Setup of try-xenon:
Design TopLevelModule, start of the top module:
module TopLevelModule(
    input clk,                    
    input [2:0] switches,        
    input confirm_key1,   
input confirm_key2,     
    input reset_key,            
    output [1:0] player_led,     
    output [1:0] winner_led           
);
    wire [2:0] column_select;
    wire confirm_move1;
wire confirm_move2;
    wire reset_game;
    wire [1:0] current_player;
    wire game_over;
    InputProcessor input_proc(
        .clk(clk),
        .switches(switches),
        .confirm_key1(confirm_key1),
        .confirm_key2(confirm_key2),
        .reset_key(reset_key),
        .column(column_select),
        .confirm1(confirm_move1),
.confirm2(confirm_move2),
        .reset(reset_game)
    );
    control control_unit(
        .clk(clk),
        .reset(reset_game),
        .column_select(column_select),
        .confirm_move1(confirm_move1),
        .confirm_move2(confirm_move2),
        .current_player(current_player),
        .game_over(game_over), .winner(winner_led)
    );
    assign player_led = current_player;
endmodule
clock: 10.0 ns
lec_check: 0
cap_margin: 20
core_margin: 2
core_utilization: 40
cts_cluster_diameter: 324
cts_cluster_size: 96
slew_margin: 20
tns_end_percent: 15
run.sh (not shown) runs the stock make flow with config.mk's settings and CLKGATE_MAP_FILE=.
[inputs] try-willow vs try-xenon
diff --git a/flow/config.mk b/flow/config.mk
--- a/flow/config.mk
+++ b/flow/config.mk
@@ -7,8 +7,7 @@
 export LEC_CHECK = 0
 export CAP_MARGIN = 20
+export CORE_ASPECT_RATIO = 0.5
 export CORE_MARGIN = 2
-export CORE_UTILIZATION = 40
-export CTS_CLUSTER_DIAMETER = 324
-export CTS_CLUSTER_SIZE = 96
+export CORE_UTILIZATION = 59
+export SETUP_SLACK_MARGIN = 2.94
 export SLEW_MARGIN = 20
-export TNS_END_PERCENT = 15
try-willow did not stop at any stage, and its layout met the timing, DRC and antenna checks.
[try-willow] proportion of power drawn by combinational gates fell 0.5 points relative to try-xenon
Comparing try-xenon against try-willow, there is no change at all in synthesized cell count.
Comparing try-willow and try-xenon, the higher met1 layer usage reported by global route is on try-willow.
Comparing post-route clock period utilization for try-willow and try-xenon, the smaller number came from try-willow.
Of try-willow and try-xenon, the run reporting the lower critical path buffer and inverter count was try-willow.
Diff try-xenon -> try-willow: area growth from synthesis to layout now sits lower; overall fraction of global-route tracks in use now sits higher; met2 track utilization from global routing now sits higher.
Relative to try-willow, the following input files were edited for try-garnet:
diff --git a/flow/config.mk b/flow/config.mk
--- a/flow/config.mk
+++ b/flow/config.mk
@@ -7,7 +7,12 @@
 export LEC_CHECK = 0
 export CAP_MARGIN = 20
+export CELL_PAD_IN_SITES_GLOBAL_PLACEMENT = 2
 export CORE_ASPECT_RATIO = 0.5
-export CORE_MARGIN = 2
-export CORE_UTILIZATION = 59
-export SETUP_SLACK_MARGIN = 2.94
+export CORE_MARGIN = 4
+export CORE_UTILIZATION = 51
+export CTS_CLUSTER_DIAMETER = 293
+export CTS_CLUSTER_SIZE = 95
+export HOLD_SLACK_MARGIN = -0.06
+export PLACE_DENSITY = 0.35
 export SLEW_MARGIN = 20
+export TNS_END_PERCENT = 20
### Flow results
In the flow results for try-garnet and try-willow, the vertical extent of the die is larger on try-garnet.
Reported for try-garnet and try-willow, post-synthesis cell area turned out identical to the last digit.
Between try-garnet and try-willow, the part of the power in registers figures differ only marginally.
Comparing try-garnet with try-willow, the sequential power came out essentially unchanged.
Relative to try-willow, finished layout cell area has gone up in try-garnet.
On try-garnet: worst clock skew is 0.0073 ns lower than what try-willow gave.
| effective utilization at floorplan | higher: try-willow |
Total wire length delta (try-garnet − try-willow): unfavourable
try-garnet vs. try-willow: die outline width higher; clock transition time at the flip-flop clock pins of the worst setup and hold paths lower.
### try-garnet -> try-indigo
==> flow/config.mk <==
export PLATFORM = sky130hd
export DESIGN_NAME = TopLevelModule
export DESIGN_NICKNAME = TopLevelModule
export VERILOG_FILES = /design/flow/design.v
export SDC_FILE = /design/flow/constraint.sdc
export NUM_CORES = 4
export LEC_CHECK = 0
export CAP_MARGIN = 20
export CORE_ASPECT_RATIO = 0.5
export CORE_MARGIN = 2
export CORE_UTILIZATION = 58
export HOLD_SLACK_MARGIN = -0.07
export SLEW_MARGIN = 20
Results
try-indigo: all stages complete, timing, DRC and antenna checks passed
NOTE power per standard cell area try-garnet->try-indigo increased slightly
The power share of the combinational group in try-indigo was higher than what try-garnet gave.
From try-garnet to try-indigo the numbers moved as follows: worst slack at placement climbed 0.013 ns; area of the placeable core lower.
[try-indigo] setup slack fell 0.15 ns relative to try-garnet
Compared to try-garnet, try-indigo was floorplanned on a smaller die.
| sequential share of layout area | lower: try-garnet |
[compare] base=try-garnet new=try-indigo: number of signal-net buffers in the layout went down; hold slack went down; wire length on met1 went down.


The RTL this note starts from:
==> flow/design.v <==
module InputProcessor (
    input clk,               
    input [2:0] switches,    
    input confirm_key1,       
input confirm_key2,
    input reset_key,       
    output reg [2:0] column, 
    output reg confirm1,       
output reg confirm2,
    output reg reset        
);
    always @(posedge clk) begin
        column <= switches; 
    end
    always @(posedge clk) begin
        confirm1 <= !confirm_key1; 
	confirm2 <= !confirm_key2;
        reset <= !reset_key;      
    end
endmodule
module gameLogic(
    input clk,
    input reset,
    input [2:0] column,
    input player,
    input confirm_move,
    output reg [1:0] win,
    output reg [1:0] winner
);
    reg [83:0] grid;
    reg [83:0] grid_next;
    reg token_placed;
    reg confirm_prev;
    reg [1:0] win_next;
    wire [1:0] token = player ? 2'b01 : 2'b10;
    wire place = confirm_move && !confirm_prev;
    integer i, j;
function automatic [1:0] checkWin(input [83:0] g, input [1:0] playerToken);
    integer col, row, count, i;
begin
    checkWin = 2'b00;
    for (row = 0; row < 6; row = row + 1) begin
        count = 0;
        for (col = 0; col < 7; col = col + 1) begin
            if (g[(col*6+row)*2 +: 2] == playerToken) begin
                count = count + 1;
                if (count == 4) begin
                    checkWin = 2'b01;
                end
            end else count = 0;
        end
    end
    for (col = 0; col < 7; col = col + 1) begin
        count = 0;
        for (row = 0; row < 6; row = row + 1) begin
            if (g[(col*6+row)*2 +: 2] == playerToken) begin
                count = count + 1;
                if (count == 4) begin
                    checkWin = 2'b01;
                end
            end else count = 0;
        end
    end
    for (row = 0; row < 3; row = row + 1) begin
        for (col = 0; col < 4; col = col + 1) begin
            count = 0;
            for (i = 0; i < 4; i = i + 1) begin
                if (g[((col+i)*6+(row+i))*2 +: 2] == playerToken) begin
                    count = count + 1;
                    if (count == 4) begin
                        checkWin = 2'b01;
                    end
                end else count = 0;
            end
        end
    end
    for (row = 3; row < 6; row = row + 1) begin
        for (col = 0; col < 4; col = col + 1) begin
            count = 0;
            for (i = 0; i < 4; i = i + 1) begin
                if (g[((col+i)*6+(row-i))*2 +: 2] == playerToken) begin
                    count = count + 1;
                    if (count == 4) begin
                        checkWin = 2'b01;
                    end
                end else count = 0;
            end
        end
    end
end
endfunction
    always @* begin
        grid_next = grid;
        token_placed = 0;
        for (i = 0; i < 7; i = i + 1) begin
            if (column == i) begin
                for (j = 0; j < 6; j = j + 1) begin
                    if (!token_placed && grid[(i*6+j)*2 +: 2] == 2'b00) begin
                        grid_next[(i*6+j)*2 +: 2] = token;
                        token_placed = 1;
                    end
                end
            end
        end
        win_next = checkWin(grid_next, token);
    end
    always @(posedge clk) begin
        confirm_prev <= confirm_move;
    end
    always @(posedge clk or posedge reset) begin
        if (reset) begin
            grid <= 84'd0;
            win <= 2'b00;
            winner <= 2'b00;
        end else if (place && token_placed) begin
            grid <= grid_next;
            win <= win_next;
            winner <= win_next[0] ? token : 2'b00;
        end
    end
endmodule
module control(
    input clk,                 
    input reset,               
    input [2:0] column_select, 
    input confirm_move1,
    input confirm_move2,       
    output reg [1:0] current_player, 
    output reg game_over,      
	 output [1:0] winner
);
    parameter IDLE_STATE = 3'b000,
              PLAYER1_TURN = 3'b001,
              PLAYER2_TURN = 3'b010,
              CHECK_MOVE = 3'b011,
				  win_state = 3'b100;
    reg [2:0] state; 
wire confirm_move = (current_player==2'b01)?confirm_move1:confirm_move2;
    wire [1:0]win;
    gameLogic game_logic(
        .clk(clk),
        .reset(reset),
        .column(column_select),
        .player(current_player == 2'b01), 
        .confirm_move(confirm_move),
        .win(win),
		  .winner(winner)
    );
    always @(posedge clk or posedge reset) begin
        if (reset) begin
            state <= IDLE_STATE;
            current_player <= 2'b01;  
            game_over <= 0;
        end
        else begin
            case (state)
                IDLE_STATE: begin
                    if (confirm_move) begin
                        state <= CHECK_MOVE;
                    end
                end
                PLAYER1_TURN: begin
                    if (confirm_move) begin
                        state <= CHECK_MOVE;
                    end
                end
                PLAYER2_TURN: begin
                    if (confirm_move) begin
                        state <= CHECK_MOVE;
                    end
                end
                CHECK_MOVE: begin
                    if (win) begin
                        state <= win_state; 
                    end else begin
                        current_player <= (current_player == 2'b01) ? 2'b10 : 2'b01;
                        state <= (current_player == 2'b01) ? PLAYER1_TURN : PLAYER2_TURN;
                    end
                end
					 win_state: begin
					 game_over <= 1; 
					 end
                default: state <= IDLE_STATE;
            endcase
        end
    end
endmodule
module TopLevelModule(
    input clk,                    
    input [2:0] switches,        
    input confirm_key1,   
input confirm_key2,     
    input reset_key,            
    output [1:0] player_led,     
    output [1:0] winner_led           
);
    wire [2:0] column_select;
    wire confirm_move1;
wire confirm_move2;
    wire reset_game;
    wire [1:0] current_player;
    wire game_over;
    InputProcessor input_proc(
        .clk(clk),
        .switches(switches),
        .confirm_key1(confirm_key1),
        .confirm_key2(confirm_key2),
        .reset_key(reset_key),
        .column(column_select),
        .confirm1(confirm_move1),
.confirm2(confirm_move2),
        .reset(reset_game)
    );
    control control_unit(
        .clk(clk),
        .reset(reset_game),
        .column_select(column_select),
        .confirm_move1(confirm_move1),
        .confirm_move2(confirm_move2),
        .current_player(current_player),
        .game_over(game_over), .winner(winner_led)
    );
    assign player_led = current_player;
endmodule
Settings: LEC_CHECK=0, CAP_MARGIN=20, CELL_PAD_IN_SITES_DETAIL_PLACEMENT=0, CORE_MARGIN=2, CORE_UTILIZATION=40, GPL_TIMING_DRIVEN=0, SLEW_MARGIN=20, TNS_END_PERCENT=80; clock period 6.97 ns.
==> next run, changes <==
CELL_PAD_IN_SITES_DETAIL_PLACEMENT = unset   (was 0)
CORE_UTILIZATION = 16   (was 40)
GPL_TIMING_DRIVEN = unset   (was 0)
TNS_END_PERCENT = unset   (was 80)
clock period = 13.4 ns   (was 6.97 ns; I/O delays follow)
Sequential share of layout area shrinks by 1.0 points.
Via count shrinks by 1.3%.
Sequential power shrinks by 46%.
Setup slack gains 7.3 ns.
Power shrinks by 49%.
Global-route usage shrinks by 16 points.
Synthesized area does not change.
Design area grows by 3.7%.
==> next run, changes <==
CORE_UTILIZATION = 40   (was 16)
clock period = 5.73 ns   (was 13.4 ns; I/O delays follow)
The changed run completed with no timing, DRC or antenna violations. Fmax rose by a little under a tenth. Routed wire length is higher by a few percent. Count of clock-buffer cells in the layout decreases by 4.
==> next run, changes <==
ABC_AREA = 1   (was unset)
CORE_UTILIZATION = 70   (was 40)
CTS_CLUSTER_DIAMETER = 319   (was unset)
clock period = 4.96 ns   (was 5.73 ns; I/O delays follow)
Outcome: The new run completed without violations; cell area increases by a few percent; synthesized cell count is higher by a quarter to a third; routed wire length came out lower by about a fifth; cell count came out higher by roughly a tenth; combinational power is higher by a few percent; worst hold slack got worse by 0.052 ns; power grows by a few percent; utilization is higher by 36 points; die size shrinks by well over a third; via count climbs by a few percent.
==> next run, changes <==
CTS_CLUSTER_DIAMETER = 90   (was 319)
CTS_CLUSTER_SIZE = 31   (was unset)
clock period = 3.9 ns   (was 4.96 ns; I/O delays follow)
The new run ended with an error in global routing (5_1_grt) (GRT-0116).
Synthesized area does not change.
Die area does not change.
Synthesized cell count is unchanged.
==> next run, changes <==
ABC_AREA = unset   (was 1)
CORE_UTILIZATION = 59   (was 70)
CTS_CLUSTER_DIAMETER = unset   (was 90)
CTS_CLUSTER_SIZE = unset   (was 31)
clock period = 11.4 ns   (was 3.9 ns; I/O delays follow)
What happened: This time the run passed the timing, DRC and antenna checks. Die size went up by 17%. Synthesized cell count drops by about 20%. Synthesized area is lower by about 0.7%.
No activity file was given, so power comes from the tool's default toggle rates.
